**design/flow/design.v**
```verilog
module ahb (
            hclk
           ,hresetn
           ,htrans
           ,haddr
           ,hwdata
           ,hready_in
           ,hsel
           ,hwrite
           ,hsize
           ,hresp
           ,hready_out
           ,hrdata
           ,frame_num    
           ,sample_in_frame
           ,com_2_ovl
           ,max_point_fft_core
           ,alpha
           ,quarter
           ,fft_num
           ,fft_stage_number
           ,mel_num
           ,cep_num
           ,trigger
           );
input hclk;                       
input hresetn;                    
input [1:0]htrans;
input [11:0]haddr;
input [31:0]hwdata;
input hready_in;
input hsel;
input hwrite;
input [2:0]hsize;
output [1:0]hresp;
output hready_out;
output [31:0]hrdata; 
output [31:0]frame_num;            
output [31:0]sample_in_frame;      
output [31:0]com_2_ovl;            
output [31:0]max_point_fft_core;   
output [31:0]alpha;                
output [31:0]quarter;              
output [31:0]fft_num;              
output [31:0]fft_stage_number;     
output [31:0]mel_num;              
output [31:0]cep_num;              
output trigger;                    
wire hclk;
wire hresetn;
wire [1:0]htrans;
wire [11:0]haddr;
wire [31:0]hwdata;
wire hready_in;
wire hsel;
wire hwrite;
wire [2:0]hsize;
wire [1:0]hresp;
wire hready_out;
reg [31:0]hrdata; 
reg [31:0]frame_num;
reg [31:0]sample_in_frame;
reg [31:0]com_2_ovl;
reg [31:0]max_point_fft_core;
reg [31:0]alpha;
reg [31:0]quarter;
reg [31:0]fft_num;
reg [31:0]fft_stage_number;
reg [31:0]mel_num;
reg [31:0]cep_num;
reg [31:0]trigger_reg;
wire trigger;
reg wr_frame_num_sel;          
reg wr_sample_in_frame_sel;
reg wr_com_2_ovl_sel;
reg wr_max_point_fft_core_sel;
reg wr_alpha_sel;
reg wr_quarter_sel;
reg wr_fft_num_sel;
reg wr_fft_stage_number_sel;
reg wr_mel_num_sel;
reg wr_cep_num_sel;
reg wr_trigger_sel;
wire rd_frame_num_sel;
wire rd_sample_in_frame_sel;
wire rd_com_2_ovl_sel;
wire rd_max_point_fft_core_sel;
wire rd_alpha_sel;
wire rd_quarter_sel;
wire rd_fft_num_sel;
wire rd_fft_stage_number_sel;
wire rd_mel_num_sel;
wire rd_cep_num_sel;
wire rd_trigger_sel;
wire [31:0]nxt_frame_num;
wire [31:0]nxt_sample_in_frame;
wire [31:0]nxt_com_2_ovl;
wire [31:0]nxt_max_point_fft_core;
wire [31:0]nxt_alpha;
wire [31:0]nxt_quarter;
wire [31:0]nxt_fft_num;
wire [31:0]nxt_fft_stage_number;
wire [31:0]nxt_mel_num;
wire [31:0]nxt_cep_num;
wire [31:0]nxt_trigger_reg;
reg [2:0]temp_hsize;
wire [10:0]rd_sel_reg;
reg [31:0]nxt_hrdata;
wire wr_en;
wire rd_en;
assign wr_en = htrans[1] & hready_in & hsel & hwrite;
assign rd_en = htrans[1] & hready_in & hsel & ~hwrite;
always @(posedge hclk or negedge hresetn) begin
  if (!hresetn) begin
    wr_frame_num_sel <= 1'b0; 
  end
  else begin
    if (wr_en && (haddr[11:0] == 12'h000)) begin      
      wr_frame_num_sel <= 1'b1;
    end
    else begin
      wr_frame_num_sel <= 1'b0;
    end        
  end        
end        
always @(posedge hclk or negedge hresetn) begin
  if (!hresetn) begin
    wr_sample_in_frame_sel <= 1'b0; 
  end
  else begin
    if (wr_en && (haddr[11:0] == 12'h001)) begin      
      wr_sample_in_frame_sel <= 1'b1;
    end
    else begin
      wr_sample_in_frame_sel <= 1'b0;
    end        
  end        
end        
always @(posedge hclk or negedge hresetn) begin
  if (!hresetn) begin
    wr_com_2_ovl_sel <= 1'b0; 
  end
  else begin
    if (wr_en && (haddr[11:0] == 12'h002)) begin      
      wr_com_2_ovl_sel <= 1'b1;
    end
    else begin
      wr_com_2_ovl_sel <= 1'b0;
    end        
  end        
end        
always @(posedge hclk or negedge hresetn) begin
  if (!hresetn) begin
    wr_max_point_fft_core_sel <= 1'b0; 
  end
  else begin
    if (wr_en && (haddr[11:0] == 12'h003)) begin      
      wr_max_point_fft_core_sel <= 1'b1;
    end
    else begin
      wr_max_point_fft_core_sel <= 1'b0;
    end        
  end        
end        
always @(posedge hclk or negedge hresetn) begin
  if (!hresetn) begin
    wr_alpha_sel <= 1'b0; 
  end
  else begin
    if (wr_en && (haddr[11:0] == 12'h004)) begin      
      wr_alpha_sel <= 1'b1;
    end
    else begin
      wr_alpha_sel <= 1'b0;
    end        
  end        
end        
always @(posedge hclk or negedge hresetn) begin
  if (!hresetn) begin
    wr_quarter_sel <= 1'b0; 
  end
  else begin
    if (wr_en && (haddr[11:0] == 12'h005)) begin      
      wr_quarter_sel <= 1'b1;
    end
    else begin
      wr_quarter_sel <= 1'b0;
    end        
  end        
end        
always @(posedge hclk or negedge hresetn) begin
  if (!hresetn) begin
    wr_fft_num_sel <= 1'b0; 
  end
  else begin
    if (wr_en && (haddr[11:0] == 12'h006)) begin      
      wr_fft_num_sel <= 1'b1;
    end
    else begin
      wr_fft_num_sel <= 1'b0;
    end        
  end        
end        
always @(posedge hclk or negedge hresetn) begin
  if (!hresetn) begin
    wr_fft_stage_number_sel <= 1'b0; 
  end
  else begin
    if (wr_en && (haddr[11:0] == 12'h007)) begin      
      wr_fft_stage_number_sel <= 1'b1;
    end
    else begin
      wr_fft_stage_number_sel <= 1'b0;
    end        
  end        
end        
always @(posedge hclk or negedge hresetn) begin
  if (!hresetn) begin
    wr_mel_num_sel <= 1'b0; 
  end
  else begin
    if (wr_en && (haddr[11:0] == 12'h008)) begin      
      wr_mel_num_sel <= 1'b1;
    end
    else begin
      wr_mel_num_sel <= 1'b0;
    end        
  end        
end        
always @(posedge hclk or negedge hresetn) begin
  if (!hresetn) begin
    wr_cep_num_sel <= 1'b0; 
  end
  else begin
    if (wr_en && (haddr[11:0] == 12'h009)) begin      
      wr_cep_num_sel <= 1'b1;
    end
    else begin
      wr_cep_num_sel <= 1'b0;
    end        
  end        
end        
always @(posedge hclk or negedge hresetn) begin
  if (!hresetn) begin
    wr_trigger_sel <= 1'b0; 
  end
  else begin
    if (wr_en && (haddr[11:0] == 12'h00a)) begin      
      wr_trigger_sel <= 1'b1;
    end
    else begin
      wr_trigger_sel <= 1'b0;
    end        
  end        
end        
assign rd_frame_num_sel =          (rd_en & (haddr[11:0] == 12'h000))? 1'b1:1'b0;
assign rd_sample_in_frame_sel =    (rd_en & (haddr[11:0] == 12'h001))? 1'b1:1'b0;
assign rd_com_2_ovl_sel =          (rd_en & (haddr[11:0] == 12'h002))? 1'b1:1'b0;
assign rd_max_point_fft_core_sel = (rd_en & (haddr[11:0] == 12'h003))? 1'b1:1'b0;
assign rd_alpha_sel =              (rd_en & (haddr[11:0] == 12'h004))? 1'b1:1'b0;
assign rd_quarter_sel =            (rd_en & (haddr[11:0] == 12'h005))? 1'b1:1'b0;
assign rd_fft_num_sel =            (rd_en & (haddr[11:0] == 12'h006))? 1'b1:1'b0;
assign rd_fft_stage_number_sel =   (rd_en & (haddr[11:0] == 12'h007))? 1'b1:1'b0;
assign rd_mel_num_sel =            (rd_en & (haddr[11:0] == 12'h008))? 1'b1:1'b0;
assign rd_cep_num_sel =            (rd_en & (haddr[11:0] == 12'h009))? 1'b1:1'b0;
assign rd_trigger_sel =            (rd_en & (haddr[11:0] == 12'h00a))? 1'b1:1'b0;
always @(posedge hclk or negedge hresetn) begin
  if (!hresetn) begin
    temp_hsize <= 3'b0; 
  end
  else begin
    temp_hsize <= hsize; 
  end
end        
assign nxt_frame_num =          (wr_frame_num_sel &          (temp_hsize == 2'h2))? hwdata[31:0]:frame_num;
assign nxt_sample_in_frame =    (wr_sample_in_frame_sel &    (temp_hsize == 2'h2))? hwdata[31:0]:sample_in_frame;
assign nxt_com_2_ovl =          (wr_com_2_ovl_sel &          (temp_hsize == 2'h2))? hwdata[31:0]:com_2_ovl;
assign nxt_max_point_fft_core = (wr_max_point_fft_core_sel & (temp_hsize == 2'h2))? hwdata[31:0]:max_point_fft_core;
assign nxt_alpha =              (wr_alpha_sel &              (temp_hsize == 2'h2))? hwdata[31:0]:alpha;
assign nxt_quarter =            (wr_quarter_sel &            (temp_hsize == 2'h2))? hwdata[31:0]:quarter;
assign nxt_fft_num =            (wr_fft_num_sel &            (temp_hsize == 2'h2))? hwdata[31:0]:fft_num;
assign nxt_fft_stage_number =   (wr_fft_stage_number_sel &   (temp_hsize == 2'h2))? hwdata[31:0]:fft_stage_number;
assign nxt_mel_num =            (wr_mel_num_sel &            (temp_hsize == 2'h2))? hwdata[31:0]:mel_num;
assign nxt_cep_num =            (wr_cep_num_sel &            (temp_hsize == 2'h2))? hwdata[31:0]:cep_num;
assign nxt_trigger_reg =        (wr_trigger_sel &            (temp_hsize == 2'h2))? {31'b0,hwdata[0]}:trigger_reg;
always @(posedge hclk or negedge hresetn) begin
  if (!hresetn) begin
    frame_num <= 32'b0; 
  end
  else begin
    frame_num <= nxt_frame_num;
  end        
end        
always @(posedge hclk or negedge hresetn) begin
  if (!hresetn) begin
    sample_in_frame <= 32'b0; 
  end
  else begin
    sample_in_frame <= nxt_sample_in_frame;
  end        
end        
always @(posedge hclk or negedge hresetn) begin
  if (!hresetn) begin
    com_2_ovl <= 32'b0; 
  end
  else begin
    com_2_ovl <= nxt_com_2_ovl;
  end        
end        
always @(posedge hclk or negedge hresetn) begin
  if (!hresetn) begin
    max_point_fft_core <= 32'b0; 
  end
  else begin
    max_point_fft_core <= nxt_max_point_fft_core;
  end        
end        
always @(posedge hclk or negedge hresetn) begin
  if (!hresetn) begin
    alpha <= 32'b0; 
  end
  else begin
    alpha <= nxt_alpha;
  end        
end        
always @(posedge hclk or negedge hresetn) begin
  if (!hresetn) begin
    quarter <= 32'b0; 
  end
  else begin
    quarter <= nxt_quarter;
  end        
end        
always @(posedge hclk or negedge hresetn) begin
  if (!hresetn) begin
    fft_num <= 32'b0; 
  end
  else begin
    fft_num <= nxt_fft_num;
  end        
end        
always @(posedge hclk or negedge hresetn) begin
  if (!hresetn) begin
    fft_stage_number <= 32'b0; 
  end
  else begin
    fft_stage_number <= nxt_fft_stage_number;
  end        
end        
always @(posedge hclk or negedge hresetn) begin
  if (!hresetn) begin
    mel_num <= 32'b0; 
  end
  else begin
    mel_num <= nxt_mel_num;
  end        
end        
always @(posedge hclk or negedge hresetn) begin
  if (!hresetn) begin
    cep_num <= 32'b0; 
  end
  else begin
    cep_num <= nxt_cep_num;
  end        
end        
always @(posedge hclk or negedge hresetn) begin
  if (!hresetn) begin
    trigger_reg <= 32'b0; 
  end
  else begin
    trigger_reg <= nxt_trigger_reg;
  end        
end        
assign trigger = trigger_reg[0];
assign rd_sel_reg = {rd_trigger_sel,rd_cep_num_sel,rd_mel_num_sel,rd_fft_stage_number_sel,rd_fft_num_sel,rd_quarter_sel,rd_alpha_sel,rd_max_point_fft_core_sel,rd_com_2_ovl_sel,rd_sample_in_frame_sel,rd_frame_num_sel}; 
always @(rd_sel_reg or nxt_frame_num or nxt_sample_in_frame or nxt_com_2_ovl or nxt_max_point_fft_core or nxt_alpha or nxt_quarter or nxt_fft_num or nxt_fft_stage_number or nxt_mel_num or nxt_cep_num or nxt_trigger_reg) begin
  case (rd_sel_reg)
    11'b000_0000_0001: nxt_hrdata = nxt_frame_num;
    11'b000_0000_0010: nxt_hrdata = nxt_sample_in_frame;
    11'b000_0000_0100: nxt_hrdata = nxt_com_2_ovl;
    11'b000_0000_1000: nxt_hrdata = nxt_max_point_fft_core;
    11'b000_0001_0000: nxt_hrdata = nxt_alpha;
    11'b000_0010_0000: nxt_hrdata = nxt_quarter;
    11'b000_0100_0000: nxt_hrdata = nxt_fft_num;
    11'b000_1000_0000: nxt_hrdata = nxt_fft_stage_number;
    11'b001_0000_0000: nxt_hrdata = nxt_mel_num;
    11'b010_0000_0000: nxt_hrdata = nxt_cep_num;
    11'b100_0000_0000: nxt_hrdata = {31'b0, nxt_trigger_reg[0]};
    default:           nxt_hrdata = 32'b0;
  endcase        
end        
always @(posedge hclk or negedge hresetn) begin
  if (!hresetn) begin
    hrdata <= 32'b0; 
  end
  else begin
    hrdata <= nxt_hrdata;
  end        
end        
assign hresp = 2'b0;
assign hready_out = 1'b1;
endmodule
```
**design/flow/constraint.sdc**
```tcl
create_clock -name core_clock -period 2.76 [get_ports {hclk}]
set_input_delay 0.5520 -clock core_clock [delete_from_list [all_inputs] [get_ports {hclk}]]
set_output_delay 0.5520 -clock core_clock [all_outputs]
set_load 0.01 [all_outputs]
```
**design/flow/run.sh**
```bash
#!/bin/bash
# the make line also repeats each setting of config.mk as NAME=value (left out here)
make -C /OpenROAD-flow-scripts/flow DESIGN_CONFIG=/design/flow/config.mk WORK_HOME=/design/flow/orfs CLKGATE_MAP_FILE= finish
```
**design/flow/config.mk**
```make
export PLATFORM = sky130hd
export DESIGN_NAME = ahb
export DESIGN_NICKNAME = ahb
export VERILOG_FILES = /design/flow/design.v
export SDC_FILE = /design/flow/constraint.sdc
export NUM_CORES = 4
export LEC_CHECK = 0
export CAP_MARGIN = 20
export CORE_MARGIN = 2
export CORE_UTILIZATION = 68
export CTS_CLUSTER_SIZE = 32
export HOLD_SLACK_MARGIN = -0.09
export SLEW_MARGIN = 20
```
==> flow_summary.html, run 1 <==
<h3>Flow metrics</h3>
<table>
<tr><th>Metric</th><th>Value</th></tr>
<tr><th colspan="2">Status</th></tr>
<tr><td>Outcome</td><td>aborted with a tool error</td></tr>
<tr><td>Stage where the flow stopped</td><td>4_1_cts</td></tr>
<tr><td>First logged error message</td><td>[ERROR DPL-0033] detailed placement checks failed during check placement.</td></tr>
<tr><th colspan="2">Die</th></tr>
<tr><td>Std-Cell Core Area</td><td>22780 sq um</td></tr>
<tr><td>Die width</td><td>156.7 um</td></tr>
<tr><td>Cell row count</td><td>55</td></tr>
<tr><td>Number of ports placed on the die boundary</td><td>410</td></tr>
<tr><td>Chip footprint</td><td>24570 sq um</td></tr>
<tr><td>Die outline height</td><td>156.7 um</td></tr>
<tr><td>Starting density of the core</td><td>69.64%</td></tr>
<tr><th colspan="2">Synthesis</th></tr>
<tr><td>AO/OA Area Share</td><td>9.449%</td></tr>
<tr><td>Distinct lib cells</td><td>36</td></tr>
<tr><td>Post-synthesis share of cell area spent on full adders, half adders and majority gates</td><td>0%</td></tr>
<tr><td>Fraction of synthesis flops using an asynchronous set or reset pin</td><td>100.0%</td></tr>
<tr><td>Number of cells in the yosys synthesis report</td><td>1100</td></tr>
<tr><td>Yosys simple share</td><td>5.821%</td></tr>
<tr><td>Post-synth top cells</td><td>sky130_fd_sc_hd__dfrtp_1, sky130_fd_sc_hd__mux2_2, sky130_fd_sc_hd__a22o_1</td></tr>
<tr><td>Primary FF master, synth</td><td>sky130_fd_sc_hd__dfrtp_1</td></tr>
<tr><td>Area share of the largest cell type after synthesis</td><td>57.90%</td></tr>
<tr><td>Dominant cells by area after synthesis</td><td>sky130_fd_sc_hd__dfrtp_1, sky130_fd_sc_hd__mux2_2, sky130_fd_sc_hd__a22o_1</td></tr>
<tr><td>Mapped Area</td><td>15860 sq um</td></tr>
<tr><td>Main combinational cell family by area after synthesis</td><td>multiplexers</td></tr>
<tr><td>Warning count from the yosys run</td><td>1</td></tr>
<tr><td>Count of flip-flops with a built-in enable after synthesis</td><td>0</td></tr>
<tr><td>Proportion of synthesized area in mux cells</td><td>22.98%</td></tr>
<tr><td>Flop and latch count out of synthesis</td><td>367</td></tr>
<tr><td>Synthesized instance count</td><td>1100</td></tr>
<tr><td>Post-synthesis xor/xnor area fraction</td><td>0%</td></tr>
<tr><td>Leading area contributor after synthesis</td><td>sky130_fd_sc_hd__dfrtp_1</td></tr>
<tr><td>YS chip area</td><td>15860 sq um</td></tr>
<tr><td>Post-Synthesis Mean Instance Area</td><td>14.42 sq um</td></tr>
<tr><td>Portion of the post-synthesis area used by sequential elements</td><td>57.90%</td></tr>
<tr><td>Most popular library cell in the synthesized design by count</td><td>sky130_fd_sc_hd__dfrtp_1</td></tr>
<tr><th colspan="2">Place</th></tr>
<tr><td>Area after DPL</td><td>20960 sq um</td></tr>
<tr><td># port buffers</td><td>405</td></tr>
<tr><td>Final HPWL DP</td><td>40590 um</td></tr>
<tr><td>RePlAce Congestion</td><td>0.9515</td></tr>
<tr><td>Post-place setup slack</td><td>-296.9 ps</td></tr>
</table>
[stage by stage]
step / hold WS, ps / utilization [%] / std cells
after floorplan: 256.4 / - / 1101
after global placement: 491.9 / 92.03 / 1834
after detailed placement: 499.1 / 92.03 / 1834
==> run 2: changes to the inputs <==
Settings changed: CORE_UTILIZATION 68 to 40, CTS_CLUSTER_SIZE 32 to default, HOLD_SLACK_MARGIN -0.09 to default.
Clock period 2.76 ns to 6.34 ns, I/O delays scaled along.
==> flow_summary.html, run 2 <==
<p>Metrics extracted from the flow reports.</p>
<table>
<tr><th>Metric</th><th>Value</th></tr>
<tr><th colspan="2">Clocking</th></tr>
<tr><td>CTS tree</td><td>built</td></tr>
<tr><td>Clock slew at the register clock pins of the worst setup and hold paths</td><td>60 ps</td></tr>
<tr><td>Largest buffer count on any clock path</td><td>3</td></tr>
<tr><td>Cts bufs inserted</td><td>41</td></tr>
<tr><td>Post-cts gate resize count</td><td>0</td></tr>
<tr><td>Clk Latency, worst-skew pair</td><td>540 ps</td></tr>
<tr><td>Number of buffers added to fix hold violations after cts</td><td>0</td></tr>
<tr><td>Number of H-tree branching levels</td><td>2</td></tr>
<tr><td>Count of clock tree sinks</td><td>367</td></tr>
<tr><td>Number of buffers added for setup after CTS</td><td>0</td></tr>
<tr><td>Clock tree root driver cell</td><td>sky130_fd_sc_hd__clkbuf_16</td></tr>
<tr><th colspan="2">Layout</th></tr>
<tr><td>Final-stage net count</td><td>1527</td></tr>
<tr><td>Final core occ</td><td>55.70%</td></tr>
<tr><td>Area growth from synthesis to layout</td><td>36.66%</td></tr>
<tr><td>Layout fillers</td><td>3305</td></tr>
<tr><td>Logic area</td><td>6105 sq um</td></tr>
<tr><td>Final Non-Filler Cells</td><td>2025</td></tr>
<tr><td>Design area</td><td>21680 sq um</td></tr>
<tr><td>Sequential cell area</td><td>9184 sq um</td></tr>
<tr><th colspan="2">Synthesis</th></tr>
<tr><td>Dominant cells by area after synthesis</td><td>sky130_fd_sc_hd__dfrtp_1, sky130_fd_sc_hd__mux2_2, sky130_fd_sc_hd__a22o_1</td></tr>
<tr><td>Primary FF master, synth</td><td>sky130_fd_sc_hd__dfrtp_1</td></tr>
<tr><td>Most popular library cell in the synthesized design by count</td><td>sky130_fd_sc_hd__dfrtp_1</td></tr>
<tr><td>AO/OA Area Share</td><td>9.449% (unchanged)</td></tr>
<tr><td>Post-synthesis share of cell area spent on full adders, half adders and majority gates</td><td>0% (unchanged)</td></tr>
<tr><td>Proportion of synthesized area in mux cells</td><td>22.98% (unchanged)</td></tr>
<tr><td>Number of cells in the yosys synthesis report</td><td>1100 (unchanged)</td></tr>
<tr><td>Yosys simple share</td><td>5.821% (unchanged)</td></tr>
<tr><td>Mapped Area</td><td>15860 sq um (unchanged)</td></tr>
<tr><td>YS chip area</td><td>15860 sq um (unchanged)</td></tr>
<tr><td>Post-synth top cells</td><td>sky130_fd_sc_hd__dfrtp_1, sky130_fd_sc_hd__mux2_2, sky130_fd_sc_hd__a22o_1</td></tr>
<tr><td>Count of flip-flops with a built-in enable after synthesis</td><td>0 (unchanged)</td></tr>
<tr><td>Post-synthesis xor/xnor area fraction</td><td>0% (unchanged)</td></tr>
<tr><td>Distinct lib cells</td><td>36 (unchanged)</td></tr>
<tr><td>Synthesized instance count</td><td>1100 (unchanged)</td></tr>
<tr><td>Area share of the largest cell type after synthesis</td><td>57.90% (unchanged)</td></tr>
<tr><td>Leading area contributor after synthesis</td><td>sky130_fd_sc_hd__dfrtp_1</td></tr>
<tr><td>Main combinational cell family by area after synthesis</td><td>multiplexers</td></tr>
<tr><td>Portion of the post-synthesis area used by sequential elements</td><td>57.90% (unchanged)</td></tr>
<tr><td>Fraction of synthesis flops using an asynchronous set or reset pin</td><td>100.0% (unchanged)</td></tr>
<tr><td>Warning count from the yosys run</td><td>1 (unchanged)</td></tr>
<tr><td>Post-Synthesis Mean Instance Area</td><td>14.42 sq um (unchanged)</td></tr>
<tr><td>Flop and latch count out of synthesis</td><td>367 (unchanged)</td></tr>
<tr><th colspan="2">Setup path</th></tr>
<tr><td>Buffer-and-inverter tally for the worst setup path</td><td>2</td></tr>
<tr><td>Endpoint class of the critical path</td><td>flop</td></tr>
<tr><td>Critical Path Source Type</td><td>input pin</td></tr>
<tr><td>Cell chain of the critical path</td><td>clkdlybuf4s50_1, nor4b_1, and4_2, buf_4, a22o_1, a2111o_1, a2111o_1</td></tr>
<tr><td>Origin of the critical flop-to-flop path</td><td>temp_hsize[2]</td></tr>
<tr><td>Required time of the critical path</td><td>6760 ps</td></tr>
<tr><td>Reg-to-reg setup timing slack</td><td>2880 ps</td></tr>
<tr><td>Number of stages on the worst setup path</td><td>7</td></tr>
<tr><td>Max Fanout on Critical Path</td><td>25</td></tr>
<tr><td>Library cell appearing most often on the critical path</td><td>sky130_fd_sc_hd__a2111o_1</td></tr>
<tr><td>CP Class</td><td>input pin to flop</td></tr>
<tr><td>Setup crit start</td><td>haddr[3]</td></tr>
<tr><td>Cell count of the worst reg-to-reg path</td><td>6</td></tr>
<tr><td>Capture point of the worst reg-to-reg path</td><td>hrdata[18]</td></tr>
<tr><td>Crit path capture</td><td>hrdata[29]</td></tr>
<tr><td>Standard cell with the maximum stage delay on the critical path</td><td>sky130_fd_sc_hd__clkdlybuf4s50_1</td></tr>
<tr><td>Critical Path Max Stage Delay</td><td>640 ps</td></tr>
<tr><td>Worst path arrival time</td><td>4070 ps</td></tr>
<tr><td>Worst path top cell family by delay</td><td>AND-OR/OR-AND gates</td></tr>
<tr><th colspan="2">Route</th></tr>
<tr><td>Number of detailed-route iterations in the first pass</td><td>5</td></tr>
<tr><td>Detail-routed via count per cell</td><td>5.504</td></tr>
<tr><td>Number of vias in the routed layout</td><td>11150</td></tr>
<tr><td>DR iter-0 viols</td><td>539</td></tr>
<tr><td>Tally of nets with antenna violations remaining after routing</td><td>0</td></tr>
<tr><td>Average wire per standard cell</td><td>27.33 um</td></tr>
<tr><td>Drt drc</td><td>0</td></tr>
<tr><td>Routed wire length</td><td>55340 um</td></tr>
<tr><th colspan="2">Power and ir drop</th></tr>
<tr><td>Share of power burned in registers</td><td>47.4%</td></tr>
<tr><td>Comb. pwr</td><td>125 uW</td></tr>
<tr><td>Part of the total power dissipated in combinational logic</td><td>2.5%</td></tr>
<tr><td>Clock network power consumption</td><td>2480 uW</td></tr>
<tr><td>Internal power summed over all cells</td><td>3888 uW</td></tr>
<tr><td>Switching power</td><td>1062 uW</td></tr>
<tr><td>Worst voltage drop across the vdd grid</td><td>0.1861 mV</td></tr>
<tr><td>Power density cells</td><td>228.3 nW/um^2</td></tr>
<tr><td>Sequential logic power</td><td>2350 uW</td></tr>
<tr><td>Leakage dissipation</td><td>0.01042 uW</td></tr>
<tr><td>Main power group</td><td>clock</td></tr>
<tr><td>Clk network pwr share</td><td>50.1%</td></tr>
<tr><td>Net switching share of the total power</td><td>21.45%</td></tr>
<tr><th colspan="2">STA</th></tr>
<tr><td>Number of pins with negative max-slew slack in the final report</td><td>0</td></tr>
<tr><td>Slew at the pin closest to its max-slew limit</td><td>1091 ps</td></tr>
<tr><td>Unrepaired setup endpoints after global routing</td><td>false</td></tr>
<tr><td>Worst clock skew on the final layout</td><td>20.03 ps</td></tr>
<tr><td>Cycle use final</td><td>57.61%</td></tr>
<tr><td>Number of hold-slack violations in the final timing report</td><td>0</td></tr>
<tr><td>Minimum period implied by the final worst setup slack</td><td>3652 ps</td></tr>
<tr><td>F_max</td><td>273.8 MHz</td></tr>
<tr><td>Remaining max-slew budget at the tightest pin</td><td>27.24%</td></tr>
<tr><td>Total Neg Setup Slack</td><td>0 ps</td></tr>
<tr><td>Worst hold-check slack</td><td>513.1 ps</td></tr>
<tr><td>Setup violators final</td><td>0</td></tr>
<tr><th colspan="2">Global route</th></tr>
<tr><td>Number of antenna violations at the first check in global routing</td><td>1</td></tr>
<tr><td>Pin count of the biggest net entering global routing</td><td>160</td></tr>
<tr><td>Total global routing track utilization</td><td>26.62%</td></tr>
<tr><td>Total congestion overflow after global routing</td><td>0</td></tr>
<tr><td>First-pass GRT wire length</td><td>80610 um</td></tr>
<tr><td>Vias in the first global route</td><td>11810</td></tr>
<tr><th colspan="2">Place</th></tr>
<tr><td>Area after DPL</td><td>20250 sq um (-3.4%)</td></tr>
<tr><td># port buffers</td><td>405 (unchanged)</td></tr>
<tr><td>Number of placed cells counting well taps</td><td>1948 (+6.2%)</td></tr>
<tr><td>Final HPWL DP</td><td>35460 um (-13%)</td></tr>
<tr><td>RePlAce Congestion</td><td>0.8395 (-12%)</td></tr>
<tr><th colspan="2">Die</th></tr>
<tr><td>Die outline height</td><td>203.1 um (+30%)</td></tr>
<tr><td>Starting density of the core</td><td>40.76% (-29 points)</td></tr>
<tr><td>Die width</td><td>203.1 um (+30%)</td></tr>
<tr><td>Std-Cell Core Area</td><td>38920 sq um (+71%)</td></tr>
<tr><td>Number of ports placed on the die boundary</td><td>410 (unchanged)</td></tr>
<tr><td>Chip footprint</td><td>41270 sq um (+68%)</td></tr>
<tr><td>Cell row count</td><td>72 (+31%)</td></tr>
<tr><th colspan="2">Hold path</th></tr>
<tr><td>Number of cells on the worst hold path</td><td>2</td></tr>
<tr><td>Hold WC Path Type</td><td>flop to flop</td></tr>
<tr><td>Worst Hold Launch</td><td>com_2_ovl[4]</td></tr>
<tr><td>Endpoint of the worst hold path</td><td>com_2_ovl[4]</td></tr>
<tr><th colspan="2">Flow run</th></tr>
<tr><td>Tool warning count</td><td>31</td></tr>
<tr><td>Count of maximum capacitance violations</td><td>0</td></tr>
<tr><th colspan="2">Status</th></tr>
<tr><td>Outcome</td><td>complete, no violations</td></tr>
</table>
[run 2: final cells by class]
cell class	count	area share [%]
flip-flops and latches	367	42.36
repair buffers	422	19.43
diodes	1	0.01154
well taps	518	2.990
inverters	26	0.4502
multi-input cells	615	28.16
clock inverters	13	0.5483
clock buffers	63	6.049
[run 2: stage by stage]
stage	power [uW]	worst slack [ps]
floorplan	2409	3145
global placement	2517	2155
detailed placement	2517	2170
CTS	4992	2746
global route	5100	2645
finish	4950	2688
[run 2: per-layer routing]
metal  part of all wire [%]  routed length, um  global-route usage (%)
met1                     43              23920                   35.69
met2                     46              25680                   42.34
met3                    7.6               4199                   7.335
met4                    2.8               1538                   7.925
met5                      0                  0                       0
==> run 3: changes to the inputs <==
Settings changed: ABC_AREA from default to 1, CELL_PAD_IN_SITES_DETAIL_PLACEMENT from default to 0, CORE_MARGIN 2 to 7, CORE_UTILIZATION 40 to 27, CTS_CLUSTER_SIZE from default to 68, PLACE_DENSITY_LB_ADDON from default to 0.23, SETUP_SLACK_MARGIN from default to -0.39, TNS_END_PERCENT from default to 80.
Clock period 6.34 ns to 3.94 ns, I/O delays scaled along.
==> flow_summary.html, run 3 <==
<p>Metrics extracted from the flow reports.</p>
<table>
<tr><th>Metric</th><th>Value</th></tr>
<tr><th colspan="2">Place</th></tr>
<tr><td>Number of placed cells counting well taps</td><td>3327 (+71%)</td></tr>
<tr><td># port buffers</td><td>405 (unchanged)</td></tr>
<tr><td>RePlAce Congestion</td><td>0.8914 (+6.2%)</td></tr>
<tr><td>Area after DPL</td><td>21450 sq um (+5.9%)</td></tr>
<tr><td>Final HPWL DP</td><td>54220 um (+53%)</td></tr>
<tr><th colspan="2">Clocking</th></tr>
<tr><td>Clock tree root driver cell</td><td>sky130_fd_sc_hd__clkbuf_16</td></tr>
<tr><td>Count of clock tree sinks</td><td>367 (unchanged)</td></tr>
<tr><td>CTS tree</td><td>built</td></tr>
<tr><td>Number of H-tree branching levels</td><td>2 (unchanged)</td></tr>
<tr><td>Largest buffer count on any clock path</td><td>3 (unchanged)</td></tr>
<tr><td>Clk Latency, worst-skew pair</td><td>570 ps (+30 ps)</td></tr>
<tr><td>Cts bufs inserted</td><td>43 (+4.9%)</td></tr>
<tr><td>Post-cts gate resize count</td><td>0 (unchanged)</td></tr>
<tr><td>Number of buffers added for setup after CTS</td><td>0 (unchanged)</td></tr>
<tr><td>Clock slew at the register clock pins of the worst setup and hold paths</td><td>60 ps (about the same)</td></tr>
<tr><td>Number of buffers added to fix hold violations after cts</td><td>0 (unchanged)</td></tr>
<tr><th colspan="2">Setup path</th></tr>
<tr><td>Crit path capture</td><td>hrdata[4]</td></tr>
<tr><td>Endpoint class of the critical path</td><td>flop</td></tr>
<tr><td>Reg-to-reg setup timing slack</td><td>1220 ps (-1660 ps)</td></tr>
<tr><td>Capture point of the worst reg-to-reg path</td><td>hrdata[27]</td></tr>
<tr><td>Buffer-and-inverter tally for the worst setup path</td><td>3 (+1)</td></tr>
<tr><td>Setup crit start</td><td>haddr[0]</td></tr>
<tr><td>Number of stages on the worst setup path</td><td>10 (+3)</td></tr>
<tr><td>Standard cell with the maximum stage delay on the critical path</td><td>sky130_fd_sc_hd__clkinv_1</td></tr>
<tr><td>Worst path top cell family by delay</td><td>buffers and inverters</td></tr>
<tr><td>Library cell appearing most often on the critical path</td><td>sky130_fd_sc_hd__nand2_1</td></tr>
<tr><td>Origin of the critical flop-to-flop path</td><td>temp_hsize[0]</td></tr>
<tr><td>CP Class</td><td>input pin to flop</td></tr>
<tr><td>Max Fanout on Critical Path</td><td>19 (-24%)</td></tr>
<tr><td>Cell chain of the critical path</td><td>clkdlybuf4s50_1, inv_1, nand2_1, nor2_1, nand3_1, clkinv_1, nand2_1, nand2_1, nor2_1, nand3_1</td></tr>
<tr><td>Critical Path Max Stage Delay</td><td>710 ps (+70 ps)</td></tr>
<tr><td>Required time of the critical path</td><td>4350 ps (-2410 ps)</td></tr>
<tr><td>Worst path arrival time</td><td>3310 ps (-760 ps)</td></tr>
<tr><td>Cell count of the worst reg-to-reg path</td><td>10 (+4)</td></tr>
<tr><td>Critical Path Source Type</td><td>input pin</td></tr>
<tr><th colspan="2">STA</th></tr>
<tr><td>Minimum period implied by the final worst setup slack</td><td>2898 ps</td></tr>
<tr><td>Number of hold-slack violations in the final timing report</td><td>0 (unchanged)</td></tr>
<tr><td>Remaining max-slew budget at the tightest pin</td><td>22.91% (-4.3 points)</td></tr>
<tr><td>Total Neg Setup Slack</td><td>0 ps (unchanged)</td></tr>
<tr><td>Unrepaired setup endpoints after global routing</td><td>false</td></tr>
<tr><td>F_max</td><td>345.1 MHz</td></tr>
<tr><td>Cycle use final</td><td>73.55% (+16 points)</td></tr>
<tr><td>Number of pins with negative max-slew slack in the final report</td><td>0 (unchanged)</td></tr>
<tr><td>Worst clock skew on the final layout</td><td>23.27 ps (+3.233 ps)</td></tr>
<tr><td>Slew at the pin closest to its max-slew limit</td><td>1156 ps (+65.07 ps)</td></tr>
<tr><td>Setup violators final</td><td>0 (unchanged)</td></tr>
<tr><th colspan="2">Synthesis</th></tr>
<tr><td>Flop and latch count out of synthesis</td><td>367 (unchanged)</td></tr>
<tr><td>Yosys simple share</td><td>35.13% (+29 points)</td></tr>
<tr><td>Fraction of synthesis flops using an asynchronous set or reset pin</td><td>100.0% (unchanged)</td></tr>
<tr><td>Post-synthesis xor/xnor area fraction</td><td>0% (unchanged)</td></tr>
<tr><td>AO/OA Area Share</td><td>1.957% (-7.5 points)</td></tr>
<tr><td>Warning count from the yosys run</td><td>1 (unchanged)</td></tr>
<tr><td>Leading area contributor after synthesis</td><td>sky130_fd_sc_hd__dfrtp_1</td></tr>
<tr><td>Area share of the largest cell type after synthesis</td><td>56.12% (-1.8 points)</td></tr>
<tr><td>Post-Synthesis Mean Instance Area</td><td>7.404 sq um (-49%)</td></tr>
<tr><td>Most popular library cell in the synthesized design by count</td><td>sky130_fd_sc_hd__nand2_1</td></tr>
<tr><td>Number of cells in the yosys synthesis report</td><td>2210 (+100%)</td></tr>
<tr><td>Synthesized instance count</td><td>2210 (+100%)</td></tr>
<tr><td>Dominant cells by area after synthesis</td><td>sky130_fd_sc_hd__dfrtp_1, sky130_fd_sc_hd__nand2_1, sky130_fd_sc_hd__nor2_1</td></tr>
<tr><td>Count of flip-flops with a built-in enable after synthesis</td><td>0 (unchanged)</td></tr>
<tr><td>Main combinational cell family by area after synthesis</td><td>simple AND/OR/NAND/NOR gates</td></tr>
<tr><td>Distinct lib cells</td><td>19 (-47%)</td></tr>
<tr><td>YS chip area</td><td>16360 sq um (+3.2%)</td></tr>
<tr><td>Mapped Area</td><td>16360 sq um (+3.2%)</td></tr>
<tr><td>Primary FF master, synth</td><td>sky130_fd_sc_hd__dfrtp_1</td></tr>
<tr><td>Portion of the post-synthesis area used by sequential elements</td><td>56.12% (-1.8 points)</td></tr>
<tr><td>Post-synth top cells</td><td>sky130_fd_sc_hd__nand2_1, sky130_fd_sc_hd__dfrtp_1, sky130_fd_sc_hd__nor2_1</td></tr>
<tr><td>Proportion of synthesized area in mux cells</td><td>0% (-23 points)</td></tr>
<tr><td>Post-synthesis share of cell area spent on full adders, half adders and majority gates</td><td>0% (unchanged)</td></tr>
<tr><th colspan="2">Die</th></tr>
<tr><td>Std-Cell Core Area</td><td>60130 sq um (+55%)</td></tr>
<tr><td>Chip footprint</td><td>67690 sq um (+64%)</td></tr>
<tr><td>Cell row count</td><td>90 (+25%)</td></tr>
<tr><td>Starting density of the core</td><td>27.21% (-14 points)</td></tr>
<tr><td>Number of ports placed on the die boundary</td><td>410 (unchanged)</td></tr>
<tr><td>Die outline height</td><td>260.2 um (+28%)</td></tr>
<tr><td>Die width</td><td>260.2 um (+28%)</td></tr>
<tr><th colspan="2">Power and ir drop</th></tr>
<tr><td>Power density cells</td><td>358.1 nW/um^2 (+57%)</td></tr>
<tr><td>Internal power summed over all cells</td><td>6326 uW (+63%)</td></tr>
<tr><td>Comb. pwr</td><td>250 uW (+100%)</td></tr>
<tr><td>Clock network power consumption</td><td>4180 uW (+69%)</td></tr>
<tr><td>Sequential logic power</td><td>3770 uW (+60%)</td></tr>
<tr><td>Main power group</td><td>clock</td></tr>
<tr><td>Worst voltage drop across the vdd grid</td><td>0.3102 mV (+67%)</td></tr>
<tr><td>Clk network pwr share</td><td>51.0% (+0.9 points)</td></tr>
<tr><td>Part of the total power dissipated in combinational logic</td><td>3.0% (+0.5 points)</td></tr>
<tr><td>Share of power burned in registers</td><td>46.0% (-1.4 points)</td></tr>
<tr><td>Switching power</td><td>1879 uW (+77%)</td></tr>
<tr><td>Net switching share of the total power</td><td>22.90% (+1.5 points)</td></tr>
<tr><td>Leakage dissipation</td><td>0.01139 uW (+9.3%)</td></tr>
<tr><th colspan="2">Route</th></tr>
<tr><td>DR iter-0 viols</td><td>1074 (+99%)</td></tr>
<tr><td>Number of vias in the routed layout</td><td>15590 (+40%)</td></tr>
<tr><td>Average wire per standard cell</td><td>22.10 um (-19%)</td></tr>
<tr><td>Tally of nets with antenna violations remaining after routing</td><td>0 (unchanged)</td></tr>
<tr><td>Routed wire length</td><td>75260 um (+36%)</td></tr>
<tr><td>Number of detailed-route iterations in the first pass</td><td>5 (unchanged)</td></tr>
<tr><td>Detail-routed via count per cell</td><td>4.578 (-17%)</td></tr>
<tr><td>Drt drc</td><td>0 (unchanged)</td></tr>
<tr><th colspan="2">Global route</th></tr>
<tr><td>Grt peak-use layer</td><td>met2</td></tr>
<tr><td>Vias in the first global route</td><td>15630 (+32%)</td></tr>
<tr><td>Total global routing track utilization</td><td>21.78% (-4.8 points)</td></tr>
<tr><td>Number of antenna violations at the first check in global routing</td><td>1 (unchanged)</td></tr>
<tr><td>Pin count of the biggest net entering global routing</td><td>72 (-55%)</td></tr>
<tr><td>Met2 Usage GRT</td><td>37.94% (-4.4 points)</td></tr>
<tr><td>Met1 usage</td><td>26.02% (-9.7 points)</td></tr>
<tr><td>Total congestion overflow after global routing</td><td>0 (unchanged)</td></tr>
<tr><td>GRT met3 Usage</td><td>6.693% (-0.64 points)</td></tr>
<tr><td>First-pass GRT wire length</td><td>108600 um (+35%)</td></tr>
<tr><th colspan="2">Layout</th></tr>
<tr><td>Final-stage net count</td><td>2644 (+73%)</td></tr>
<tr><td>Final Non-Filler Cells</td><td>3405 (+68%)</td></tr>
<tr><td>Design area</td><td>22910 sq um (+5.7%)</td></tr>
<tr><td>Area growth from synthesis to layout</td><td>40.01%</td></tr>
<tr><th colspan="2">Flow run</th></tr>
<tr><td>Count of maximum capacitance violations</td><td>0 (unchanged)</td></tr>
<tr><td>Tool warning count</td><td>27 (-13%)</td></tr>
<tr><th colspan="2">Status</th></tr>
<tr><td>Outcome</td><td>complete, no violations</td></tr>
<tr><th colspan="2">Hold path</th></tr>
<tr><td>Hold WC Path Type</td><td>input pin to async pin</td></tr>
</table>
[run 3: metrics by stage]
step | hold slack (ps) | power (uW) | util [%] | worst slack [ps]
after global placement | 483.0 | 4097 | 35.67 | 460.6
after detailed placement | 483.0 | 4099 | 35.67 | 474.5
final | 172.7 | 8205 | 38.10 | 1042
after floorplan | 492.4 | 3902 | - | 1865
after CTS | 188.0 | 8327 | 38.10 | 1085
after global routing | 207.1 | 8477 | 38.10 | 915.5
[run 3: area by class of cell]
cell class              count  area (sq um)
diodes                      1         2.502
repair buffers            461          4554
multi-input cells        1563          6155
fillers                  6156         37220
well taps                 782         978.4
flip-flops and latches    367          9184
clock inverters            17         198.9
clock buffers              60          1260
inverters                 154         578.1
[run 3: layer usage]
metal	share of wire, %	wire [um]
met5	0	0
met4	2.7	2001
met3	8.6	6503
met2	49	37020
met1	40	29740
==> run 4: changes to the inputs <==
Settings changed: ABC_AREA 1 to default, CELL_PAD_IN_SITES_DETAIL_PLACEMENT 0 to default, CORE_MARGIN 7 to 2, CORE_UTILIZATION 27 to 39, CTS_CLUSTER_SIZE 68 to default, PLACE_DENSITY_LB_ADDON 0.23 to default, SETUP_SLACK_MARGIN -0.39 to default, TNS_END_PERCENT 80 to default.
Clock period 3.94 ns to 12.8 ns, I/O delays scaled along.
==> flow_summary.html, run 4 <==
<p>Metrics extracted from the flow reports.</p>
<table>
<tr><th>Metric</th><th>Value</th></tr>
<tr><th colspan="2">Setup path</th></tr>
<tr><td>Cell chain of the critical path</td><td>clkdlybuf4s50_1, nor4bb_1, and4_2, a22o_1, a2111o_1, a2111o_1</td></tr>
<tr><td>Worst path top cell family by delay</td><td>AND-OR/OR-AND gates</td></tr>
<tr><td>Buffer-and-inverter tally for the worst setup path</td><td>1 (-2)</td></tr>
<tr><td>Standard cell with the maximum stage delay on the critical path</td><td>sky130_fd_sc_hd__clkdlybuf4s50_1</td></tr>
<tr><td>Origin of the critical flop-to-flop path</td><td>temp_hsize[2]</td></tr>
<tr><td>CP Class</td><td>input pin to flop</td></tr>
<tr><td>Number of stages on the worst setup path</td><td>6 (-4)</td></tr>
<tr><td>Required time of the critical path</td><td>13210 ps (+8860 ps)</td></tr>
<tr><td>Cell count of the worst reg-to-reg path</td><td>6 (-4)</td></tr>
<tr><td>Setup crit start</td><td>haddr[1]</td></tr>
<tr><td>Worst path arrival time</td><td>5290 ps (+1980 ps)</td></tr>
<tr><td>Capture point of the worst reg-to-reg path</td><td>hrdata[2]</td></tr>
<tr><td>Crit path capture</td><td>hrdata[25]</td></tr>
<tr><td>Critical Path Max Stage Delay</td><td>770 ps (+60 ps)</td></tr>
<tr><td>Reg-to-reg setup timing slack</td><td>9450 ps (+8230 ps)</td></tr>
<tr><td>Max Fanout on Critical Path</td><td>29 (+10)</td></tr>
<tr><td>Endpoint class of the critical path</td><td>flop</td></tr>
<tr><td>Library cell appearing most often on the critical path</td><td>sky130_fd_sc_hd__a2111o_1</td></tr>
<tr><td>Critical Path Source Type</td><td>input pin</td></tr>
<tr><th colspan="2">Route</th></tr>
<tr><td>DR iter-0 viols</td><td>519 (-52%)</td></tr>
<tr><td>Average wire per standard cell</td><td>27.24 um (+23%)</td></tr>
<tr><td>Number of detailed-route iterations in the first pass</td><td>4 (-1)</td></tr>
<tr><td>Tally of nets with antenna violations remaining after routing</td><td>0 (unchanged)</td></tr>
<tr><td>Detail-routed via count per cell</td><td>5.479 (+20%)</td></tr>
<tr><td>Final antenna diode count</td><td>0 (-1)</td></tr>
<tr><td>Routed wire length</td><td>55280 um (-27%)</td></tr>
<tr><td>Number of vias in the routed layout</td><td>11120 (-29%)</td></tr>
<tr><td>Drt drc</td><td>0 (unchanged)</td></tr>
<tr><th colspan="2">Hold path</th></tr>
<tr><td>Hold WC Path Type</td><td>flop to flop</td></tr>
<tr><td>Number of cells on the worst hold path</td><td>2</td></tr>
<tr><td>Endpoint of the worst hold path</td><td>com_2_ovl[4]</td></tr>
<tr><td>Worst Hold Launch</td><td>com_2_ovl[4]</td></tr>
<tr><th colspan="2">STA</th></tr>
<tr><td>Remaining max-slew budget at the tightest pin</td><td>21.31% (-1.6 points)</td></tr>
<tr><td>Number of pins with negative max-slew slack in the final report</td><td>0 (unchanged)</td></tr>
<tr><td>Total Neg Setup Slack</td><td>0 ps (unchanged)</td></tr>
<tr><td>Unrepaired setup endpoints after global routing</td><td>false</td></tr>
<tr><td>Slew at the pin closest to its max-slew limit</td><td>1180 ps (+23.98 ps)</td></tr>
<tr><td>F_max</td><td>204.7 MHz</td></tr>
<tr><td>Number of hold-slack violations in the final timing report</td><td>0 (unchanged)</td></tr>
<tr><td>Final worst slack</td><td>7915 ps (+6873 ps)</td></tr>
<tr><td>Cycle use final</td><td>38.16% (-35 points)</td></tr>
<tr><td>Worst clock skew on the final layout</td><td>16.22 ps (-7.043 ps)</td></tr>
<tr><td>Setup violators final</td><td>0 (unchanged)</td></tr>
<tr><td>Minimum period implied by the final worst setup slack</td><td>4885 ps</td></tr>
<tr><th colspan="2">Power and ir drop</th></tr>
<tr><td>Internal power summed over all cells</td><td>1874 uW (-70%)</td></tr>
<tr><td>Total power</td><td>2393 uW (-71%)</td></tr>
<tr><td>Part of the total power dissipated in combinational logic</td><td>2.6% (-0.4 points)</td></tr>
<tr><td>Switching power</td><td>519.0 uW (-72%)</td></tr>
<tr><td>Worst voltage drop across the vdd grid</td><td>0.07139 mV (-77%)</td></tr>
<tr><td>Main power group</td><td>clock</td></tr>
<tr><td>Net switching share of the total power</td><td>21.69% (-1.2 points)</td></tr>
<tr><td>Leakage dissipation</td><td>0.01034 uW (-9.2%)</td></tr>
<tr><td>Clk network pwr share</td><td>48.9% (-2.1 points)</td></tr>
<tr><td>Share of power burned in registers</td><td>48.6% (+2.6 points)</td></tr>
<tr><td>Sequential logic power</td><td>1160 uW (-69%)</td></tr>
<tr><td>Clock network power consumption</td><td>1170 uW (-72%)</td></tr>
<tr><td>Power density cells</td><td>111.0 nW/um^2 (-69%)</td></tr>
<tr><td>Comb. pwr</td><td>61.7 uW</td></tr>
<tr><th colspan="2">Clocking</th></tr>
<tr><td>Clk Latency, worst-skew pair</td><td>540 ps (-30 ps)</td></tr>
<tr><td>Post-cts gate resize count</td><td>0 (unchanged)</td></tr>
<tr><td>CTS tree</td><td>built</td></tr>
<tr><td>Number of H-tree branching levels</td><td>2 (unchanged)</td></tr>
<tr><td>Count of clock tree sinks</td><td>367 (unchanged)</td></tr>
<tr><td>Largest buffer count on any clock path</td><td>3 (unchanged)</td></tr>
<tr><td>Number of buffers added for setup after CTS</td><td>0 (unchanged)</td></tr>
<tr><td>Number of buffers added to fix hold violations after cts</td><td>0 (unchanged)</td></tr>
<tr><td>Clock tree root driver cell</td><td>sky130_fd_sc_hd__clkbuf_16</td></tr>
<tr><td>Cts bufs inserted</td><td>42 (-2.3%)</td></tr>
<tr><td>Clock slew at the register clock pins of the worst setup and hold paths</td><td>60 ps (about the same)</td></tr>
<tr><th colspan="2">Synthesis</th></tr>
<tr><td>Synthesized instance count</td><td>1100 (-50%)</td></tr>
<tr><td>Post-synth top cells</td><td>sky130_fd_sc_hd__dfrtp_1, sky130_fd_sc_hd__mux2_2, sky130_fd_sc_hd__a22o_1</td></tr>
<tr><td>Area share of the largest cell type after synthesis</td><td>57.90% (+1.8 points)</td></tr>
<tr><td>Yosys simple share</td><td>5.821% (-29 points)</td></tr>
<tr><td>Number of cells in the yosys synthesis report</td><td>1100 (-50%)</td></tr>
<tr><td>AO/OA Area Share</td><td>9.449% (+7.5 points)</td></tr>
<tr><td>Leading area contributor after synthesis</td><td>sky130_fd_sc_hd__dfrtp_1</td></tr>
<tr><td>Post-synthesis xor/xnor area fraction</td><td>0% (unchanged)</td></tr>
<tr><td>Warning count from the yosys run</td><td>1 (unchanged)</td></tr>
<tr><td>Main combinational cell family by area after synthesis</td><td>multiplexers</td></tr>
<tr><td>Distinct lib cells</td><td>36 (+17)</td></tr>
<tr><td>Flop and latch count out of synthesis</td><td>367 (unchanged)</td></tr>
<tr><td>Most popular library cell in the synthesized design by count</td><td>sky130_fd_sc_hd__dfrtp_1</td></tr>
<tr><td>YS chip area</td><td>15860 sq um (-3.1%)</td></tr>
<tr><td>Proportion of synthesized area in mux cells</td><td>22.98% (+23 points)</td></tr>
<tr><td>Fraction of synthesis flops using an asynchronous set or reset pin</td><td>100.0% (unchanged)</td></tr>
<tr><td>Portion of the post-synthesis area used by sequential elements</td><td>57.90% (+1.8 points)</td></tr>
<tr><td>Post-synthesis share of cell area spent on full adders, half adders and majority gates</td><td>0% (unchanged)</td></tr>
<tr><td>Mapped Area</td><td>15860 sq um (-3.1%)</td></tr>
<tr><td>Dominant cells by area after synthesis</td><td>sky130_fd_sc_hd__dfrtp_1, sky130_fd_sc_hd__mux2_2, sky130_fd_sc_hd__a22o_1</td></tr>
<tr><td>Post-Synthesis Mean Instance Area</td><td>14.42 sq um (+95%)</td></tr>
<tr><td>Count of flip-flops with a built-in enable after synthesis</td><td>0 (unchanged)</td></tr>
<tr><td>Primary FF master, synth</td><td>sky130_fd_sc_hd__dfrtp_1</td></tr>
<tr><th colspan="2">Global route</th></tr>
<tr><td>Pin count of the biggest net entering global routing</td><td>175 (+140%)</td></tr>
<tr><td>Total congestion overflow after global routing</td><td>0 (unchanged)</td></tr>
<tr><td>First-pass GRT wire length</td><td>79910 um (-26%)</td></tr>
<tr><td>Vias in the first global route</td><td>11830 (-24%)</td></tr>
<tr><td>Number of antenna violations at the first check in global routing</td><td>0 (-1)</td></tr>
<tr><td>Total global routing track utilization</td><td>25.86% (+4.1 points)</td></tr>
<tr><th colspan="2">Status</th></tr>
<tr><td>Outcome</td><td>complete, no violations</td></tr>
<tr><th colspan="2">Die</th></tr>
<tr><td>Die width</td><td>205.7 um (-21%)</td></tr>
<tr><td>Die outline height</td><td>205.7 um (-21%)</td></tr>
<tr><td>Chip footprint</td><td>42300 sq um (-38%)</td></tr>
<tr><td>Number of ports placed on the die boundary</td><td>410 (unchanged)</td></tr>
<tr><td>Starting density of the core</td><td>39.74% (+13 points)</td></tr>
<tr><td>Std-Cell Core Area</td><td>39910 sq um (-34%)</td></tr>
<tr><td>Cell row count</td><td>73 (-19%)</td></tr>
<tr><th colspan="2">Layout</th></tr>
<tr><td>Final-stage net count</td><td>1527 (-42%)</td></tr>
<tr><td>Logic area</td><td>6105 sq um (-0.81%)</td></tr>
<tr><td>Final Non-Filler Cells</td><td>2029 (-40%)</td></tr>
<tr><td>Sequential cell area</td><td>9184 sq um (unchanged)</td></tr>
<tr><td>Layout fillers</td><td>3435 (-44%)</td></tr>
<tr><td>Design area</td><td>21570 sq um (-5.9%)</td></tr>
<tr><td>Area growth from synthesis to layout</td><td>35.98%</td></tr>
<tr><th colspan="2">Place</th></tr>
<tr><td>RePlAce Congestion</td><td>0.8051 (-9.7%)</td></tr>
<tr><td>Area after DPL</td><td>20230 sq um (-5.7%)</td></tr>
<tr><td>Final HPWL DP</td><td>34930 um (-36%)</td></tr>
<tr><td># port buffers</td><td>405 (unchanged)</td></tr>
<tr><td>Post-place setup slack</td><td>7381 ps (+6906 ps)</td></tr>
<tr><td>Number of placed cells counting well taps</td><td>1954 (-41%)</td></tr>
<tr><th colspan="2">Flow run</th></tr>
<tr><td>Tool warning count</td><td>29 (+7.4%)</td></tr>
<tr><td>Count of maximum capacitance violations</td><td>0 (unchanged)</td></tr>
</table>
run 4: area by class of cell:
class / instances / area share (%)
Inverter: 26 / 0.4525
Tap cell: 525 / 3.045
Timing Repair Buffer: 421 / 19.43
Multi-Input combinational cell: 615 / 28.30
Clock buffer: 70 / 6.073
Sequential cell: 367 / 42.58
Clock inverter: 5 / 0.1160
run 4: layer usage:
metal / up-vias / track usage, % / share of wire (%)
met1: 5833 / 35.03 / 44
li1: 4830 / - / -
met2: 372 / 41.45 / 47
met3: 82 / 5.844 / 6.6
met5: - / 0 / 0
met4: 0 / 7.760 / 2.8
run 4: metrics by stage:
stage | hold slack, ps | utilization, %
6_report | 515.6 | 54.04
2_1_floorplan | 541.6 | -
3_5_place_dp | 498.5 | 50.69
3_3_place_gp | 489.9 | 50.69
5_1_grt | 525.9 | 54.04
4_1_cts | 512.9 | 54.04
==> run 5: changes to the inputs <==
Settings changed: CELL_PAD_IN_SITES_GLOBAL_PLACEMENT from default to 3, CORE_ASPECT_RATIO from default to 1.69, CORE_UTILIZATION 39 to 71, GPL_TIMING_DRIVEN from default to 0, HOLD_SLACK_MARGIN from default to 0.25, MIN_ROUTING_LAYER from default to met2, PLACE_DENSITY_LB_ADDON from default to 0.2, SLEW_MARGIN 20 to 30.
Clock period 12.8 ns to 10.0 ns, I/O delays scaled along.
==> flow_summary.html, run 5 <==
<h3>Flow metrics</h3>
<table>
<tr><th>Metric</th><th>Value</th></tr>
<tr><th colspan="2">Status</th></tr>
<tr><td>Outcome</td><td>aborted with a tool error</td></tr>
<tr><td>Stage where the flow stopped</td><td>3_1_place_gp_skip_io</td></tr>
<tr><td>First logged error message</td><td>[ERROR FLW-0024] Place density exceeds 1.0 (current PLACE_DENSITY_LB_ADDON =  0.2). Please check if the value of  PLACE_DENSITY_LB_ADDON is between 0 and 0.99.</td></tr>
<tr><th colspan="2">Synthesis</th></tr>
<tr><td>Most popular library cell in the synthesized design by count</td><td>sky130_fd_sc_hd__dfrtp_1</td></tr>
<tr><td>Portion of the post-synthesis area used by sequential elements</td><td>57.90% (unchanged)</td></tr>
<tr><td>Warning count from the yosys run</td><td>1 (unchanged)</td></tr>
<tr><td>Mapped Area</td><td>15860 sq um (unchanged)</td></tr>
<tr><td>Post-synthesis xor/xnor area fraction</td><td>0% (unchanged)</td></tr>
<tr><td>Area share of the largest cell type after synthesis</td><td>57.90% (unchanged)</td></tr>
<tr><td>Proportion of synthesized area in mux cells</td><td>22.98% (unchanged)</td></tr>
<tr><td>Fraction of synthesis flops using an asynchronous set or reset pin</td><td>100.0% (unchanged)</td></tr>
<tr><td>Synthesized instance count</td><td>1100 (unchanged)</td></tr>
<tr><td>Distinct lib cells</td><td>36 (unchanged)</td></tr>
<tr><td>Main combinational cell family by area after synthesis</td><td>multiplexers</td></tr>
<tr><td>Post-Synthesis Mean Instance Area</td><td>14.42 sq um (unchanged)</td></tr>
<tr><td>Count of flip-flops with a built-in enable after synthesis</td><td>0 (unchanged)</td></tr>
<tr><td>Yosys simple share</td><td>5.821% (unchanged)</td></tr>
<tr><td>Post-synth top cells</td><td>sky130_fd_sc_hd__dfrtp_1, sky130_fd_sc_hd__mux2_2, sky130_fd_sc_hd__a22o_1</td></tr>
<tr><td>AO/OA Area Share</td><td>9.449% (unchanged)</td></tr>
<tr><td>Flop and latch count out of synthesis</td><td>367 (unchanged)</td></tr>
<tr><td>Post-synthesis share of cell area spent on full adders, half adders and majority gates</td><td>0% (unchanged)</td></tr>
<tr><td>Leading area contributor after synthesis</td><td>sky130_fd_sc_hd__dfrtp_1</td></tr>
<tr><td>Dominant cells by area after synthesis</td><td>sky130_fd_sc_hd__dfrtp_1, sky130_fd_sc_hd__mux2_2, sky130_fd_sc_hd__a22o_1</td></tr>
<tr><td>YS chip area</td><td>15860 sq um (unchanged)</td></tr>
<tr><td>Primary FF master, synth</td><td>sky130_fd_sc_hd__dfrtp_1</td></tr>
<tr><td>Number of cells in the yosys synthesis report</td><td>1100 (unchanged)</td></tr>
<tr><th colspan="2">Die</th></tr>
<tr><td>Die width</td><td>119.0 um (-42%)</td></tr>
<tr><td>Std-Cell Core Area</td><td>22120 sq um (-45%)</td></tr>
<tr><td>Cell row count</td><td>71 (-2.7%)</td></tr>
<tr><td>Starting density of the core</td><td>71.71% (+32 points)</td></tr>
<tr><td>Chip footprint</td><td>23600 sq um (-44%)</td></tr>
<tr><td>Die outline height</td><td>198.3 um (-3.6%)</td></tr>
</table>
==> run 6: changes to the inputs <==
Settings changed: CELL_PAD_IN_SITES_GLOBAL_PLACEMENT 3 to default, CORE_ASPECT_RATIO 1.69 to default, CORE_UTILIZATION 71 to 68, CTS_CLUSTER_SIZE from default to 32, GPL_TIMING_DRIVEN 0 to default, HOLD_SLACK_MARGIN 0.25 to 0.27, MIN_ROUTING_LAYER met2 to default, PLACE_DENSITY_LB_ADDON 0.2 to default, SETUP_SLACK_MARGIN from default to 0.74, SLEW_MARGIN 30 to 20.
Clock period 10.0 ns to 2.47 ns, I/O delays scaled along.
==> flow_summary.html, run 6 <==
<h3>Flow metrics</h3>
<table>
<tr><th>Metric</th><th>Value</th></tr>
<tr><th colspan="2">Status</th></tr>
<tr><td>Outcome</td><td>aborted with a tool error</td></tr>
<tr><td>Stage where the flow stopped</td><td>4_1_cts</td></tr>
<tr><td>First logged error message</td><td>[ERROR DPL-0038] Utilization greater than 100%, impossible to legalize</td></tr>
<tr><th colspan="2">Die</th></tr>
<tr><td>Cell row count</td><td>55 (-23%)</td></tr>
<tr><td>Number of ports placed on the die boundary</td><td>410</td></tr>
<tr><td>Die outline height</td><td>156.7 um (-21%)</td></tr>
<tr><td>Starting density of the core</td><td>69.64% (-2.1 points)</td></tr>
<tr><td>Std-Cell Core Area</td><td>22780 sq um (+3.0%)</td></tr>
<tr><td>Die width</td><td>156.7 um (+32%)</td></tr>
<tr><td>Chip footprint</td><td>24570 sq um (+4.1%)</td></tr>
<tr><th colspan="2">Synthesis</th></tr>
<tr><td>Leading area contributor after synthesis</td><td>sky130_fd_sc_hd__dfrtp_1</td></tr>
<tr><td>Flop and latch count out of synthesis</td><td>367 (unchanged)</td></tr>
<tr><td>Portion of the post-synthesis area used by sequential elements</td><td>57.90% (unchanged)</td></tr>
<tr><td>Most popular library cell in the synthesized design by count</td><td>sky130_fd_sc_hd__dfrtp_1</td></tr>
<tr><td>Count of flip-flops with a built-in enable after synthesis</td><td>0 (unchanged)</td></tr>
<tr><td>Warning count from the yosys run</td><td>1 (unchanged)</td></tr>
<tr><td>YS chip area</td><td>15860 sq um (unchanged)</td></tr>
<tr><td>AO/OA Area Share</td><td>9.449% (unchanged)</td></tr>
<tr><td>Post-synthesis xor/xnor area fraction</td><td>0% (unchanged)</td></tr>
<tr><td>Synthesized instance count</td><td>1100 (unchanged)</td></tr>
<tr><td>Fraction of synthesis flops using an asynchronous set or reset pin</td><td>100.0% (unchanged)</td></tr>
<tr><td>Post-Synthesis Mean Instance Area</td><td>14.42 sq um (unchanged)</td></tr>
<tr><td>Area share of the largest cell type after synthesis</td><td>57.90% (unchanged)</td></tr>
<tr><td>Primary FF master, synth</td><td>sky130_fd_sc_hd__dfrtp_1</td></tr>
<tr><td>Main combinational cell family by area after synthesis</td><td>multiplexers</td></tr>
<tr><td>Dominant cells by area after synthesis</td><td>sky130_fd_sc_hd__dfrtp_1, sky130_fd_sc_hd__mux2_2, sky130_fd_sc_hd__a22o_1</td></tr>
<tr><td>Post-synth top cells</td><td>sky130_fd_sc_hd__dfrtp_1, sky130_fd_sc_hd__mux2_2, sky130_fd_sc_hd__a22o_1</td></tr>
<tr><td>Proportion of synthesized area in mux cells</td><td>22.98% (unchanged)</td></tr>
<tr><td>Yosys simple share</td><td>5.821% (unchanged)</td></tr>
<tr><td>Post-synthesis share of cell area spent on full adders, half adders and majority gates</td><td>0% (unchanged)</td></tr>
<tr><td>Number of cells in the yosys synthesis report</td><td>1100 (unchanged)</td></tr>
<tr><td>Distinct lib cells</td><td>36 (unchanged)</td></tr>
<tr><td>Mapped Area</td><td>15860 sq um (unchanged)</td></tr>
<tr><th colspan="2">Place</th></tr>
<tr><td>Area after DPL</td><td>21530 sq um</td></tr>
<tr><td>RePlAce Congestion</td><td>0.9217</td></tr>
<tr><td>Post-place setup slack</td><td>-494.4 ps</td></tr>
<tr><td>Final HPWL DP</td><td>44160 um</td></tr>
<tr><td># port buffers</td><td>405</td></tr>
</table>
-- run 6: through the flow --
| stage | hold WS (ps) | std cells | util (%) |
|---|---|---|---|
| 2_1_floorplan | 198.4 | 1101 | - |
| 3_3_place_gp | 463.4 | 1867 | 94.50 |
| 3_5_place_dp | 467.9 | 1867 | 94.50 |
==> run 7: changes to the inputs <==
Settings changed: ABC_AREA from default to 0, CELL_PAD_IN_SITES_DETAIL_PLACEMENT from default to 0, CORE_UTILIZATION 68 to 66, CTS_CLUSTER_SIZE 32 to 68, HOLD_SLACK_MARGIN 0.27 to default, SETUP_SLACK_MARGIN 0.74 to 0.32, TNS_END_PERCENT from default to 80.
Clock period 2.47 ns to 2.52 ns, I/O delays scaled along.
==> flow_summary.html, run 7 <==
<h3>Flow metrics</h3>
<table>
<tr><th>Metric</th><th>Value</th></tr>
<tr><th colspan="2">Status</th></tr>
<tr><td>Outcome</td><td>aborted with a tool error</td></tr>
<tr><td>Stage where the flow stopped</td><td>4_1_cts</td></tr>
<tr><td>First logged error message</td><td>[ERROR DPL-0038] Utilization greater than 100%, impossible to legalize</td></tr>
<tr><th colspan="2">Synthesis</th></tr>
<tr><td>Count of flip-flops with a built-in enable after synthesis</td><td>0 (unchanged)</td></tr>
<tr><td>Dominant cells by area after synthesis</td><td>sky130_fd_sc_hd__dfrtp_1, sky130_fd_sc_hd__mux2_2, sky130_fd_sc_hd__a22o_1</td></tr>
<tr><td>Post-synthesis share of cell area spent on full adders, half adders and majority gates</td><td>0% (unchanged)</td></tr>
<tr><td>Main combinational cell family by area after synthesis</td><td>multiplexers</td></tr>
<tr><td>Warning count from the yosys run</td><td>1 (unchanged)</td></tr>
<tr><td>Fraction of synthesis flops using an asynchronous set or reset pin</td><td>100.0% (unchanged)</td></tr>
<tr><td>Proportion of synthesized area in mux cells</td><td>22.98% (unchanged)</td></tr>
<tr><td>Yosys simple share</td><td>5.821% (unchanged)</td></tr>
<tr><td>Post-synth top cells</td><td>sky130_fd_sc_hd__dfrtp_1, sky130_fd_sc_hd__mux2_2, sky130_fd_sc_hd__a22o_1</td></tr>
<tr><td>Flop and latch count out of synthesis</td><td>367 (unchanged)</td></tr>
<tr><td>Distinct lib cells</td><td>36 (unchanged)</td></tr>
<tr><td>Synthesized instance count</td><td>1100 (unchanged)</td></tr>
<tr><td>AO/OA Area Share</td><td>9.449% (unchanged)</td></tr>
<tr><td>Number of cells in the yosys synthesis report</td><td>1100 (unchanged)</td></tr>
<tr><td>Primary FF master, synth</td><td>sky130_fd_sc_hd__dfrtp_1</td></tr>
<tr><td>Portion of the post-synthesis area used by sequential elements</td><td>57.90% (unchanged)</td></tr>
<tr><td>Area share of the largest cell type after synthesis</td><td>57.90% (unchanged)</td></tr>
<tr><td>Most popular library cell in the synthesized design by count</td><td>sky130_fd_sc_hd__dfrtp_1</td></tr>
<tr><td>YS chip area</td><td>15860 sq um (unchanged)</td></tr>
<tr><td>Mapped Area</td><td>15860 sq um (unchanged)</td></tr>
<tr><td>Leading area contributor after synthesis</td><td>sky130_fd_sc_hd__dfrtp_1</td></tr>
<tr><td>Post-synthesis xor/xnor area fraction</td><td>0% (unchanged)</td></tr>
<tr><td>Post-Synthesis Mean Instance Area</td><td>14.42 sq um (unchanged)</td></tr>
<tr><th colspan="2">Place</th></tr>
<tr><td># port buffers</td><td>405 (unchanged)</td></tr>
<tr><td>Final HPWL DP</td><td>42240 um (-4.3%)</td></tr>
<tr><td>Post-place setup slack</td><td>-446.7 ps (+47.76 ps)</td></tr>
<tr><td>RePlAce Congestion</td><td>0.9505 (+3.1%)</td></tr>
<tr><th colspan="2">Die</th></tr>
<tr><td>Chip footprint</td><td>25290 sq um (+2.9%)</td></tr>
<tr><td>Cell row count</td><td>56 (+1.8%)</td></tr>
<tr><td>Std-Cell Core Area</td><td>23540 sq um (+3.4%)</td></tr>
<tr><td>Starting density of the core</td><td>67.38% (-2.3 points)</td></tr>
<tr><td>Die outline height</td><td>159.0 um (+1.5%)</td></tr>
<tr><td>Die width</td><td>159.0 um (+1.5%)</td></tr>
<tr><td>Number of ports placed on the die boundary</td><td>410 (unchanged)</td></tr>
</table>
[run 7: metrics by stage]
step	utilization [%]	hold slack (ps)	instances	instance area [sq um]
detailed placement	91.19	500.7	1859	21470
global placement	91.19	487.7	1859	21470
floorplan	-	208.4	1101	16310
Power and IR drop assume default switching activity.
